Design SP_wocg, start of the top module:
module SP_wocg(
	clk,
	rst_n,
	in_valid,
	in_data,
	in_mode,
	out_valid,
	out_data
);
input clk, rst_n, in_valid;
input [2:0] in_mode;
input [8:0] in_data;
output reg out_valid;
output reg [8:0] out_data;
genvar idx;
integer i;
localparam IDLE = 4'b0000;
localparam INV  = 4'b0001;
localparam MUL  = 4'b0010;
localparam SORT = 4'b0100;
localparam SUM  = 4'b1000;
reg [3:0] cur_state,next_state;
reg [4:0] cnt;
reg [2:0] cnt_data;
reg [8:0] data_temp;
reg [10:0] data_sum [0:5]; 
reg [2:0] mode_r;
wire idle_state = cur_state == IDLE;
wire inv_in_valid  = cur_state[0] && cnt < 6;
wire mul_in_valid  = cur_state[1] && cnt < 6;
wire sort_in_valid = cur_state[2] && cnt < 6;
wire sum_in_valid  = cur_state[3] && cnt < 6;
wire inv_out_valid,mul_out_valid,sort_out_valid;
wire [8:0] inv_out_data,mul_out_data,sort_out_data;
wire [8:0] sum_mod_out_w;   
wire inv_done  = cur_state[0] && cnt == 'd18;
wire mul_done  = cur_state[1] && cnt == 'd12;
wire sort_done = cur_state[2] && cnt == 'd11;
reg  sum_done ;
wire mode0_cnt_flag = cur_state[3] && mode_r == 'd0 && cnt == 'd5;
always @(posedge clk or negedge rst_n) begin
	if (!rst_n) begin
		cur_state <= IDLE;
	end
	else begin
		cur_state <= next_state;
	end
end
always @(*) begin
	case(cur_state)
		IDLE : next_state = in_valid  ? in_mode[0] ? INV : in_mode[1] ? MUL : in_mode[2] ? SORT : SUM : IDLE;
  ...
Size in the first run: about 520 flip-flops, ~25 I/O pins, roughly 60000 sq um of cells after synthesis.
Settings: LEC_CHECK=0, ABC_AREA=1, CAP_MARGIN=20, CELL_PAD_IN_SITES_DETAIL_PLACEMENT=1, CORE_ASPECT_RATIO=0.53, CORE_MARGIN=2, CORE_UTILIZATION=40, CTS_CLUSTER_DIAMETER=371, GPL_TIMING_DRIVEN=0, MAX_ROUTING_LAYER=met5, MIN_ROUTING_LAYER=met2, SLEW_MARGIN=30, SYNTH_MEMORY_MAX_BITS=16384, TNS_END_PERCENT=75; clock period 9.18 ns.
run.sh (not shown) runs the stock make flow with config.mk's settings and CLKGATE_MAP_FILE=.
The starting point did not get past global routing (5_1_grt), error GRT-0116.
Next try:
ABC_AREA = default   (was 1)
CELL_PAD_IN_SITES_DETAIL_PLACEMENT = default   (was 1)
CORE_ASPECT_RATIO = default   (was 0.53)
CORE_UTILIZATION = 69   (was 40)
CTS_CLUSTER_DIAMETER = default   (was 371)
GPL_TIMING_DRIVEN = default   (was 0)
MAX_ROUTING_LAYER = default   (was met5)
MIN_ROUTING_LAYER = default   (was met2)
SLEW_MARGIN = 20   (was 30)
TNS_END_PERCENT = default   (was 75)
clock period = 7.58 ns   (was 9.18 ns; I/O delays follow)
=> The new run ran to the end with no violations. Die area went down by about 40%. Synthesized area went down by 0.56%. Synthesized cell count went down by about 19%.
Next try:
CORE_UTILIZATION = 72   (was 69)
clock period = 6.72 ns   (was 7.58 ns; I/O delays follow)
Worst hold slack gets better by 0.0050 ns.
Cell count stays flat.
Clock skew went down by 0.022 ns.
Routed wire length went up by about 3%.
Synthesized area is unchanged.
Next try:
CORE_UTILIZATION = 11   (was 72)
clock period = 9.77 ns   (was 6.72 ns; I/O delays follow)
After rerunning:
- critical path depth went down by 1
- wire length climbs by 3.1%
- die size rises to 6.4 times its value
Next try:
CORE_UTILIZATION = 70   (was 11)
MAX_ROUTING_LAYER = met4   (was default)
clock period = 5.23 ns   (was 9.77 ns; I/O delays follow)
What happened:
- Now the flow did not get past global routing (5_1_grt) (GRT-0116)
- die area goes down by well over a third
- synthesized cell count stays the same
- area after synthesis stays the same
Next try:
CORE_UTILIZATION = 39   (was 70)
GPL_TIMING_DRIVEN = 0   (was default)
MAX_ROUTING_LAYER = default   (was met4)
clock period = 8.0 ns   (was 5.23 ns; I/O delays follow)
- Now the flow completed with no timing, DRC or antenna violations
- die area rises by well over a third
- area after synthesis is unchanged
- synthesized cell count is unchanged

* * *

== run A ==
Starting RTL as in the previous note.
clock: 5.07 ns
lec_check: 0
abc_area: 1
cap_margin: 10
cell_pad_in_sites_global_placement: 0
core_margin: 2
core_utilization: 72
cts_cluster_diameter: 188
cts_cluster_size: 83
hold_slack_margin: 0.3
place_density: 0.4
setup_slack_margin: 1.23
slew_margin: 20
synth_memory_max_bits: 16384
The log for run A ends in 5_1_grt with error GRT-0116, so the run never completed.
diff inputs: run A => run B
diff --git a/flow/config.mk b/flow/config.mk
--- a/flow/config.mk
+++ b/flow/config.mk
@@ -9,2 +9 @@
-export CAP_MARGIN = 10
-export CELL_PAD_IN_SITES_GLOBAL_PLACEMENT = 0
+export CAP_MARGIN = 20
@@ -13,5 +12,2 @@
-export CTS_CLUSTER_DIAMETER = 188
-export CTS_CLUSTER_SIZE = 83
-export HOLD_SLACK_MARGIN = 0.3
-export PLACE_DENSITY = 0.4
-export SETUP_SLACK_MARGIN = 1.23
+export CTS_CLUSTER_SIZE = 73
+export PLACE_DENSITY = 0.66
==> flow/constraint.sdc <==
create_clock -name core_clock -period 5.22 [get_ports {clk}]
set_input_delay 1.0440 -clock core_clock [delete_from_list [all_inputs] [get_ports {clk}]]
set_output_delay 1.0440 -clock core_clock [all_outputs]
set_load 0.01 [all_outputs]
### Flow results
Of the two candidates, run A has the worse sum of net half-perimeters after detailed placement and run B the better one.
Going from run A to run B, post-CTS setup repair buffer count shrinks by about 27%.
Run B vs. run A: number of distinct library cell variants in the gate-level netlist after synthesis was more or less identical, number of placed cells counting well taps went down by about 0.6%, placed cell area went down by 0.0016 mm^2, maximum level of the CTS H-tree went up by 1.
Sort run A and run B by post-cts resize count asc -> top: run B
In run B relative to run A, routability-driven placement congestion ratio had gone down slightly.
In the reports for run A and run B, the smaller number of buffers inserted during clock tree synthesis belongs to run A.
As the logs show, run B stopped at 5_1_grt after a tool error, so it never reached the end of the flow.
Edits applied to the flow inputs when going from run B to run C:
diff --git a/flow/config.mk b/flow/config.mk
--- a/flow/config.mk
+++ b/flow/config.mk
@@ -8 +7,0 @@
-export ABC_AREA = 1
@@ -11,3 +10 @@
-export CORE_UTILIZATION = 72
-export CTS_CLUSTER_SIZE = 73
-export PLACE_DENSITY = 0.66
+export CORE_UTILIZATION = 40
==> flow/constraint.sdc <==
create_clock -name core_clock -period 8.0 [get_ports {clk}]
set_input_delay 1.6000 -clock core_clock [delete_from_list [all_inputs] [get_ports {clk}]]
set_output_delay 1.6000 -clock core_clock [all_outputs]
set_load 0.01 [all_outputs]
[summary]
Run C | status: complete | timing, DRC, antenna: pass. Summary of run C over run B: number of buffers on the longest clock path did not really move, aoi/oai-family share of the synthesized area went up, adder-cell share of the synthesized area did not really move, final HPWL from detailed placement went down. Row die outline area: run C higher / run B lower. Floorplan die height: run C vs run B up about 33%. Run C vs. run B: total of buffers placed on input and output ports closely matched the old numbers, area after synthesis now smaller. Net count after synthesis came out lower on run C than on run B. | synthesized cell count | run C vs run B | about 19% lower |. Cmp run B and run C / total CTS buffers / higher: run C.
## Diff of input files: run D against run C
diff --git a/flow/config.mk b/flow/config.mk
--- a/flow/config.mk
+++ b/flow/config.mk
@@ -8,3 +8,11 @@
-export CAP_MARGIN = 20
-export CORE_MARGIN = 2
-export CORE_UTILIZATION = 40
+export ABC_AREA = 0
+export CAP_MARGIN = 25
+export CELL_PAD_IN_SITES_DETAIL_PLACEMENT = 1
+export CELL_PAD_IN_SITES_GLOBAL_PLACEMENT = 1
+export CORE_MARGIN = 7
+export CORE_UTILIZATION = 39
+export GPL_TIMING_DRIVEN = 1
+export MAX_ROUTING_LAYER = met5
+export MIN_ROUTING_LAYER = met2
+export PLACE_DENSITY_LB_ADDON = 0.03
+export SETUP_SLACK_MARGIN = -0.2
Findings:
Per the comparison of run D with run C, final antenna diode count went up by 6, cell area after technology mapping was more or less identical.
Going from run C to run D, slew of the pin with the lowest slew margin went down by 0.11 ns, H-tree depth saw an increase.
In run D the top fanout value on the critical path turned out 12% lower than in run C.
Relative to run C, final area has increased by about 1.4% in run D.

* * *

Setup of cedar:
SP_wocg again, from the RTL that the note above started with.
Settings: LEC_CHECK=0, ABC_AREA=1, CAP_MARGIN=25, CELL_PAD_IN_SITES_DETAIL_PLACEMENT=1, CELL_PAD_IN_SITES_GLOBAL_PLACEMENT=1, CORE_MARGIN=8, CORE_UTILIZATION=39, GPL_TIMING_DRIVEN=1, MAX_ROUTING_LAYER=met5, PLACE_DENSITY_LB_ADDON=0.03, SLEW_MARGIN=20, SYNTH_MEMORY_MAX_BITS=16384; clock period 8.0 ns.
cedar reached the final stage; the timing, design-rule and antenna checks on its layout passed.
The inputs of fjord differ from those of cedar as listed below.
- CELL_PAD_IN_SITES_GLOBAL_PLACEMENT: 1 -> unset
- CORE_MARGIN: 8 -> 2
- PLACE_DENSITY_LB_ADDON: 0.03 -> unset
- CORE_UTILIZATION: 39 -> 40
- CAP_MARGIN: 25 -> 20
- ABC_AREA: 1 -> unset
- GPL_TIMING_DRIVEN: 1 -> unset
- MAX_ROUTING_LAYER: met5 -> unset
- CELL_PAD_IN_SITES_DETAIL_PLACEMENT: 1 -> unset
- the clock period (ns, I/O delays scaled along): 8.0 -> 7.58
==> results <==
Both conditions hold for fjord: the flow ran to the end and the final layout passed the timing, design-rule and antenna checks. Share of final layout cell area taken by non-clock buffers delta for fjord relative to cedar: 0.53 points higher. cedar -> fjord: Yosys chip area decreased slightly. [fjord] synthesized cell count fell about 19% relative to cedar. Compared with cedar, fjord shows final area lower by about 1.5%. Relative to cedar, share of the core filled with cells in the final layout increased by 0.93 points in fjord. Per the comparison of fjord with cedar, maximum number of pins on one net before global-route repair rose by 4.4%; overall die area fell by 8.6%. Relative to cedar, the detailed-router iteration count before antenna repair of fjord is higher by 4.
Edits applied to the flow inputs when going from fjord to juniper:
- a change of CORE_UTILIZATION from 40 to 70
- a change of the clock period (ns, I/O delays scaled along) from 7.58 to 6.35
### Flow results
The final layout from juniper, which completed every stage, passed the timing, design-rule and antenna checks at the end of the flow. On cell area: juniper sits above fjord. fjord has lower via count than juniper. A origin of the worst setup path of Mul_inst.cnt[1] is what juniper shows, while Inv_inst.pulse belongs to fjord. Compared juniper vs fjord, and total iterations of the first detailed-routing run is up in juniper.
> inputs changed (juniper -> onyx)
- swapping 70 for 72 in CORE_UTILIZATION
- putting ABC_AREA at 1 where nothing was set
- swapping 6.35 for 5.25 in the clock period (ns, I/O delays scaled along)
[summary]
onyx did not run to completion, as it errored out during global routing (5_1_grt). onyx vs juniper, Yosys chip area went up by 340 um^2. Relative to juniper, post-CTS setup buffer count has increased by 148 in onyx. In onyx relative to juniper, final weighted congestion in routability-driven placement had gone up by a few percent. In onyx, total die size is lower than in juniper. NOTE number of distinct library cells after synthesis juniper->onyx decreased by more than a quarter. In onyx, the number of core rows came out 2 below the value in juniper. Area after synthesis delta (onyx − juniper): unfavourable. onyx against juniper: mean cell area of the mapped netlist -about 18%, synthesized cell count climbed 1583.
